// conv
module conv (
input [4:0] stride,
input  conv_enable, 
output reg [18:0] address1 , address2, write_address,
output reg end_reach, full_conv_end, dot_sum_end,
input clk,
input reset,
input [9:0] w1 ,h1,w2,h2,
output reg [9:0] width, height
  );
For scale: ~110 flip-flops, roughly 130 I/O pins.
Settings: LEC_CHECK=0, CAP_MARGIN=20, CORE_MARGIN=2, CORE_UTILIZATION=58, SLEW_MARGIN=20; clock period 8.5 ns.
run.sh (not shown) runs the stock make flow with config.mk's settings and CLKGATE_MAP_FILE=.
The baseline completed, yet does not pass: setup timing.
Edit:
- CORE_UTILIZATION: 58 -> 40
- clock period: 8.5 -> 11.0 ns (I/O delays scaled with it)
The new run finished with timing, DRC and antenna clean.
Setup slack is better by 1.4 ns.
Total power is lower by 40%.
Via count decreases by 12%.
Combinational power is lower by 45%.
Register-to-register slack gains 1.5 ns.
Final area came out lower by 14%.
Edit:
- CTS_CLUSTER_DIAMETER: unset -> 191
- CTS_CLUSTER_SIZE: unset -> 53
- PLACE_DENSITY: unset -> 0.35
Sequential cell count stays the same.
Utilization shrinks by 0.35 points.
Clock skew grows by 0.0063 ns.
Wire length goes up by 5.5%.
Critical path depth falls by 3.
Non-clock buffer count goes down by 22.
Register-to-register slack gets worse by 0.08 ns.
Edit:
- CORE_UTILIZATION: 40 -> 65
- CTS_CLUSTER_DIAMETER: 191 -> 389
- CTS_CLUSTER_SIZE: 53 -> 98
- PLACE_DENSITY: 0.35 -> unset
With this change the flow finished but failed the layout checks on antenna rules.
Sequential share of layout area came out higher by 0.12 points.
Clock skew came out lower by 0.011 ns.
Clock power came out lower by 11%.
Utilization came out higher by 28 points.

## build 91
Starting RTL as in the previous note.
export LEC_CHECK = 0
export CAP_MARGIN = 20
export CELL_PAD_IN_SITES_DETAIL_PLACEMENT = 1
export CELL_PAD_IN_SITES_GLOBAL_PLACEMENT = 1
export CORE_ASPECT_RATIO = 0.73
export CORE_MARGIN = 4
export CORE_UTILIZATION = 52
export CTS_CLUSTER_DIAMETER = 361
export CTS_CLUSTER_SIZE = 21
export GPL_ROUTABILITY_DRIVEN = 1
export GPL_TIMING_DRIVEN = 1
export HOLD_SLACK_MARGIN = -0.1
export PLACE_DENSITY = 0.52
export SLEW_MARGIN = 20
export TNS_END_PERCENT = 85
create_clock -name core_clock -period 7.38 [get_ports {clk}]
FAIL build 91 @ clock tree synthesis (4_1_cts): tool exited with error
Input changes introduced in build 96 (baseline for comparison: build 91):
- TNS_END_PERCENT changed from 85 to 35
- CORE_MARGIN changed from 4 to 2
- CAP_MARGIN changed from 20 to 40
- CORE_UTILIZATION changed from 52 to 36
- GPL_ROUTABILITY_DRIVEN removed (was 1)
- CTS_CLUSTER_DIAMETER changed from 361 to 192
- the clock period (ns, I/O delays scaled along) changed from 7.38 to 16.8
Build 96: no failed stages, no open violations at the end
Build 96 against build 91: synthesized chip area reported by yosys shows no meaningful change, cell row count shows an increase of 21%, netlist area before placement shows no meaningful change.
Area share of xor/xnor cells in the synthesized design: build 96 vs build 91 identical
Build 96 vs. build 91: starting utilization of the core area fell by 16 points, number of enable flip-flop cells held steady.
Against build 91, build 96 comes in about 45% higher on core area.
From build 91 to build 96 the numbers moved as follows: minimum setup slack after placement picked up an extra 5960 ps, die outline area went up, detailed placer's ending HPWL now smaller.
[inputs] build 84 vs build 96
- a deleted GPL_TIMING_DRIVEN that had been 1
- a change of CORE_UTILIZATION from 36 to 40
- a deleted CELL_PAD_IN_SITES_DETAIL_PLACEMENT that had been 1
- a change of CAP_MARGIN from 40 to 20
- a deleted CELL_PAD_IN_SITES_GLOBAL_PLACEMENT that had been 1
- a deleted CTS_CLUSTER_SIZE that had been 21
- a deleted CTS_CLUSTER_DIAMETER that had been 192
- a deleted TNS_END_PERCENT that had been 35
- a deleted CORE_ASPECT_RATIO that had been 0.73
- a deleted HOLD_SLACK_MARGIN that had been -0.1
- a deleted PLACE_DENSITY that had been 0.52
- a change of the clock period (ns, I/O delays scaled along) from 16.8 to 5.94
==> comparison <==
Build 84 against build 96: relative max-transition margin up 6.0 points, die size fell by about 10%. Looking at pre-CTS setup slack, build 84 sits 6500 ps below build 96. In the tables for build 84 and build 96, power reads lower with build 96. A launch point of the critical path of w2[6] is what build 96 shows, while dot_sum_start$_SDFFE_PP1P_ belongs to build 84. Build 84: flow complete, layout not clean; failing: negative setup slack.
--- input diff build 84..build 18 ---
- changing CORE_UTILIZATION from 40 to 65
- setting MAX_ROUTING_LAYER to met4 for the first time
- changing the clock period (ns, I/O delays scaled along) from 5.94 to 8.8
==> results <==
From the logs: build 18 reached the end of the flow and failed the layout checks with negative setup slack.
Design area for build 18: 3.7% down relative to build 84
Compared with build 84, non-clock buffer count in build 18 decreased by more than 10%.
Going from build 84 to build 18, fraction of power consumed by combinational cells saw an increase; number of buffers and inverters on the critical path saw a decrease; met1 demand-to-capacity share in global routing saw an increase.

conv again, from the RTL that the note above started with.
export LEC_CHECK = 0
export CAP_MARGIN = 20
export CORE_MARGIN = 2
export CORE_UTILIZATION = 68
export CTS_CLUSTER_SIZE = 25
export MAX_ROUTING_LAYER = met4
export SETUP_SLACK_MARGIN = 2.4
export SLEW_MARGIN = 20
create_clock -name core_clock -period 8.8 [get_ports {clk}]
The starting point aborted during global routing (5_1_grt) on GRT-0232.
Rerun with:
CORE_UTILIZATION = 40   (was 68)
CTS_CLUSTER_SIZE = not set   (was 25)
MAX_ROUTING_LAYER = not set   (was met4)
SETUP_SLACK_MARGIN = not set   (was 2.4)
clock period = 10.6 ns   (was 8.8 ns; I/O delays follow)
After rerunning:
- The changed run completed with no timing, DRC or antenna violations
- synthesized cell count is unchanged
- area after synthesis does not change
- die area grows by about 70%
Rerun with:
ABC_AREA = 1   (was not set)
CTS_CLUSTER_SIZE = 34   (was not set)
TNS_END_PERCENT = 55   (was not set)
clock period = 5.94 ns   (was 10.6 ns; I/O delays follow)
The new run ran to the end with violations: negative setup slack.
Via count grows by 19%.
Setup slack degrades by 2600 ps.
Power grows to 3.0 times its value.
Global-route usage grows by 1.7 points.
Register-to-register slack degrades by 2800 ps.
Combinational power grows to 3.4 times its value.
Die size grows by 2.3%.
Hold slack improves by 20 ps.
Rerun with:
ABC_AREA = not set   (was 1)
CORE_UTILIZATION = 11   (was 40)
CTS_CLUSTER_SIZE = not set   (was 34)
TNS_END_PERCENT = not set   (was 55)
clock period = 13.7 ns   (was 5.94 ns; I/O delays follow)
The new run produced a clean layout.
Power goes down by 75%.
Routed wire length climbs by 2.3%.
Worst setup slack improves by 3200 ps.
Cell area fell by 16%.
Register-to-register slack improves by 4300 ps.
Sequential power is lower by 58%.
Rerun with:
CORE_UTILIZATION = 64   (was 11)
CTS_CLUSTER_SIZE = 96   (was not set)
PLACE_DENSITY = 0.35   (was not set)
clock period = 6.58 ns   (was 13.7 ns; I/O delays follow)
Effect: With this change the flow finished but failed the layout checks on negative setup slack; area after synthesis does not change; sequential share of layout area decreases by 0.80 points; routed wire length goes down by about 1.9%; core utilization increases by 74 points; design area went up by about 12%; total power grows to 2.9 times its value; sequential power rose by about 110%; combinational power is higher to 3.2 times its value; clock skew is lower by 10 ps; critical path depth rose by 3; die size shrinks by 82%.
Rerun with:
CORE_UTILIZATION = 52   (was 64)
CTS_CLUSTER_SIZE = not set   (was 96)
PLACE_DENSITY = not set   (was 0.35)
clock period = 10.6 ns   (was 6.58 ns; I/O delays follow)
After rerunning:
- This time the run passed the timing, design-rule and antenna checks
- non-clock buffer count is lower by 501
- clock-buffer cell count is unchanged
- via count is lower by 15%
- die area is higher by 23%

The RTL this note starts from:
==> flow/design.v <==
`timescale 1ns / 1ps
module conv (
input [4:0] stride,
input  conv_enable, 
output reg [18:0] address1 , address2, write_address,
output reg end_reach, full_conv_end, dot_sum_end,
input clk,
input reset,
input [9:0] w1 ,h1,w2,h2,
output reg [9:0] width, height
  );
reg [9:0] H1_index_outer , V1_index_outer ;
reg [5:0]	v1_index_inner , h1_index_inner ;
reg dot_sum_start ;
always @ (posedge clk) begin	 
		if (reset) begin
			H1_index_outer = 0;
			V1_index_outer = 0;
			v1_index_inner = 0;
			h1_index_inner = 0;
			address1 = 0;
			address2 = 0;
			write_address = 0;
			end_reach = 0;
			dot_sum_end = 0;
			dot_sum_start = 1;
			full_conv_end = 0;
			width = 0;
			height = 0;
		end
		else if (conv_enable) begin
				if (dot_sum_start) begin
						v1_index_inner = 0;
						h1_index_inner = 0;
						dot_sum_start = 0;
						dot_sum_end =0;
				end	
				if (!full_conv_end) begin
					address1 = address1 + 2'b01;
					h1_index_inner = h1_index_inner + 2'b01 ;
					if (h1_index_inner == w2) begin			 
						v1_index_inner = v1_index_inner + 1;
						h1_index_inner = 6'b0;								
						address1 = (v1_index_inner + V1_index_outer )* w1 + H1_index_outer;
					end	
					if (v1_index_inner == h2) begin			 
						H1_index_outer = H1_index_outer + stride;
						address1 = V1_index_outer * w1 + H1_index_outer ;
						dot_sum_start = 1;
						dot_sum_end =1;
						v1_index_inner = 6'b0;
					end
					if ((H1_index_outer + w2) > w1	) begin		 
						width = H1_index_outer;
						dot_sum_start = 1;
						V1_index_outer = V1_index_outer + stride;
						H1_index_outer = 10'b0000000000;
						address1 = V1_index_outer * w1;
					end
					if (address1 == h1*w1 ) 		full_conv_end = 1;		 
					if ((address1 + 1) == h1*w1 ) 		height = V1_index_outer + 1;
					address2 = v1_index_inner*w2 + h1_index_inner;
					if (dot_sum_start)	write_address	= write_address + 1;
				end
		end
    end
endmodule 
export LEC_CHECK = 0
export CAP_MARGIN = 0
export CELL_PAD_IN_SITES_GLOBAL_PLACEMENT = 0
export CORE_ASPECT_RATIO = 1.04
export CORE_MARGIN = 2
export CORE_UTILIZATION = 72
export CTS_CLUSTER_DIAMETER = 25
export CTS_CLUSTER_SIZE = 59
export MAX_ROUTING_LAYER = met4
export PLACE_DENSITY = 0.66
export SLEW_MARGIN = 20
create_clock -name core_clock -period 9.06 [get_ports {clk}]
The starting point ended with an error in global routing.
Rerun with:
CAP_MARGIN = 20   (was 0)
CELL_PAD_IN_SITES_GLOBAL_PLACEMENT = default   (was 0)
CORE_ASPECT_RATIO = default   (was 1.04)
CORE_UTILIZATION = 58   (was 72)
CTS_CLUSTER_DIAMETER = default   (was 25)
CTS_CLUSTER_SIZE = default   (was 59)
MAX_ROUTING_LAYER = default   (was met4)
PLACE_DENSITY = default   (was 0.66)
clock period = 8.79 ns   (was 9.06 ns; I/O delays follow)
Now the flow finished with negative setup slack left.
Area after synthesis does not change.
Die area rose by 24%.
Synthesized cell count does not change.
Rerun with:
CORE_UTILIZATION = 68   (was 58)
CTS_CLUSTER_DIAMETER = 26   (was default)
CTS_CLUSTER_SIZE = 61   (was default)
MAX_ROUTING_LAYER = met4   (was default)
SETUP_SLACK_MARGIN = 1.56   (was default)
After rerunning: This time the run died in global routing on ODB-0269; die size decreases by about 14%; synthesized cell count stays the same; synthesized area does not change.
Rerun with:
CORE_UTILIZATION = 65   (was 68)
CTS_CLUSTER_DIAMETER = default   (was 26)
SETUP_SLACK_MARGIN = default   (was 1.56)
After rerunning:
- This time the run reached the layout checks and failed them: negative setup slack
- synthesized area stays the same
- synthesized cell count stays the same
- die size rises by 4.5%

Starts from the design.v that is shown in full above.
clock: 16.8 ns
lec_check: 0
cap_margin: 0
cell_pad_in_sites_global_placement: 1
core_aspect_ratio: 0.73
core_margin: 2
core_utilization: 36
cts_cluster_diameter: 192
cts_cluster_size: 59
place_density: 0.57
slew_margin: 20
Rerun with:
- CORE_MARGIN: 2 -> 8
- CORE_UTILIZATION: 36 -> 60
- PLACE_DENSITY: 0.57 -> 0.39
- SETUP_SLACK_MARGIN: unset -> 2.76
- SLEW_MARGIN: 20 -> 30
- TNS_END_PERCENT: unset -> 35
Result: Worst setup slack is better by 0.15 ns. Register-to-register slack improves by 0.07 ns. Synthesized cell count is unchanged. Synthesized area stays the same. Die area drops by 32%. First-iteration DRC count is higher by about 30%.
Rerun with:
- CAP_MARGIN: 0 -> 20
- CELL_PAD_IN_SITES_GLOBAL_PLACEMENT: 1 -> unset
- CORE_ASPECT_RATIO: 0.73 -> unset
- CORE_MARGIN: 8 -> 2
- CORE_UTILIZATION: 60 -> 58
- CTS_CLUSTER_DIAMETER: 192 -> unset
- CTS_CLUSTER_SIZE: 59 -> unset
- PLACE_DENSITY: 0.39 -> unset
- SETUP_SLACK_MARGIN: 2.76 -> unset
- SLEW_MARGIN: 30 -> 20
- TNS_END_PERCENT: 35 -> unset
- clock period: 16.8 -> 5.9 ns (I/O delays scaled with it)
What happened: The new run finished but fails on setup timing; clock-buffer cell count does not change; combinational power came out higher to 4.3 times its value; worst setup slack degrades by 6.8 ns.
Rerun with:
- CTS_CLUSTER_DIAMETER: unset -> 237
- CTS_CLUSTER_SIZE: unset -> 98
- clock period: 5.9 -> 11.0 ns (I/O delays scaled with it)
The changed run completed without violations.
Setup slack gets better by 3.7 ns.
Global-route usage fell by 3.6 points.
Core utilization fell by 17 points.
Sequential cell count stays the same.
Rerun with:
- CORE_ASPECT_RATIO: unset -> 0.5
- CORE_UTILIZATION: 58 -> 40
- CTS_CLUSTER_DIAMETER: 237 -> 388
What happened:
- The new run completed with no timing, DRC or antenna violations
- clock power rises by about 2%
- final area came out higher by 2.2%
- fmax decreases by 1.9%
Rerun with:
- CORE_ASPECT_RATIO: 0.5 -> unset
- CTS_CLUSTER_DIAMETER: 388 -> 390
- TNS_END_PERCENT: unset -> 15
Combinational power decreases slightly; final area barely changes; worst setup slack improves by 0.12 ns; sequential share of layout area hardly moves; die size is about the same; sequential cell count does not change; clock power came out lower by a few percent; synthesized cell count stays the same; critical path depth goes down by 2; total power came out lower slightly; first-iteration DRC count came out lower by a few percent.

job 6848:
Starts from the design.v that is shown in full above.
clock: 8.4 ns
lec_check: 0
abc_area: 1
cap_margin: 20
core_margin: 2
core_utilization: 72
cts_cluster_diameter: 211
cts_cluster_size: 100
slew_margin: 20
Completing all stages was not enough for job 6848: its layout failed the final checks because of negative setup slack.
Edits applied to the flow inputs when going from job 6848 to job 727:
- changing CAP_MARGIN from 20 to 0
- setting TNS_END_PERCENT to 10 for the first time
- changing the clock period (ns, I/O delays scaled along) from 8.4 to 5.9
--- outcome ---
- Status(job 727) = ERROR, stage = 5_1_grt
- Proportion of synthesized flip-flops having asynchronous set or reset came out exactly the same in job 727 and job 6848.
- Re xor-xnor portion of the synthesized cell area: no difference whatsoever between job 727 and job 6848.
- Diff job 6848 -> job 727: placed cell area shows an increase of about 5.4%; H-tree depth reported by CTS shows no meaningful change; cell area after synthesis shows no meaningful change.
- Relative to job 6848, total of cells resized after clock tree synthesis increased by 42 in job 727.
- Count of input and output buffers came out exactly the same in job 727 and job 6848.
For job 6766, these inputs were changed with respect to job 727:
- CAP_MARGIN now 20, was 0
- TNS_END_PERCENT no longer set, was 10
- CTS_CLUSTER_DIAMETER now 327, was 211
- ABC_AREA no longer set, was 1
- CTS_CLUSTER_SIZE now 96, was 100
- the clock period (ns, I/O delays scaled along) now 9.5, was 5.9
Notes after the runs:
- To summarise job 6766: no stage aborted, but the layout did not pass its checks, failing on negative setup slack.
- The die outline area reported for job 6766 is smaller than that of job 727 by 800 um2.
- Job 6766 vs. job 727: number of placed cells counting well taps saw a decrease, largest buffer count on any clock path saw little to no change, yosys stat chip area saw a decrease.
- When job 6766 is set beside job 727, its xor and xnor fraction of the mapped netlist area turns out to be 3.0 points larger.
- [compare] base=job 727 new=job 6766: area after synthesis -2.3%; core footprint shows a reduction of about 1%.
- The die outline width reported for job 6766 is smaller than that of job 727 by 2.1 um.
[inputs] job 7734 vs job 6766
- an added PLACE_DENSITY_LB_ADDON of 0.19
- a change of CTS_CLUSTER_DIAMETER from 327 to 54
- an added SETUP_SLACK_MARGIN of 2.75
- a deleted CTS_CLUSTER_SIZE that had been 96
- a change of the clock period (ns, I/O delays scaled along) from 9.5 to 9.6
[summary]
Looking at job 6766 and job 7734, the yosys stat cell total is a wash.
Per the comparison of job 7734 with job 6766, post-synthesis chip area from yosys has remained practically unchanged, number of library cell types mapped by synthesis has remained practically unchanged.
What ended job 7734 was a tool error in 5_1_grt; the run never finished.
Number of setup buffers added after CTS ends up lower on job 6766.
| final weighted congestion in routability-driven placement | job 7734 vs job 6766 | 3.5% lower |
Between job 6766 and job 7734, the synthesized cell area does not differ in any meaningful way.
Going from job 6766 to job 7734, pre-CTS worst setup slack shows an increase of 0.22 ns, number of storage elements in the synthesis netlist shows no meaningful change, post-place instance area shows no meaningful change, placed cell count shows a reduction of 44.
Power and IR drop assume default switching activity.
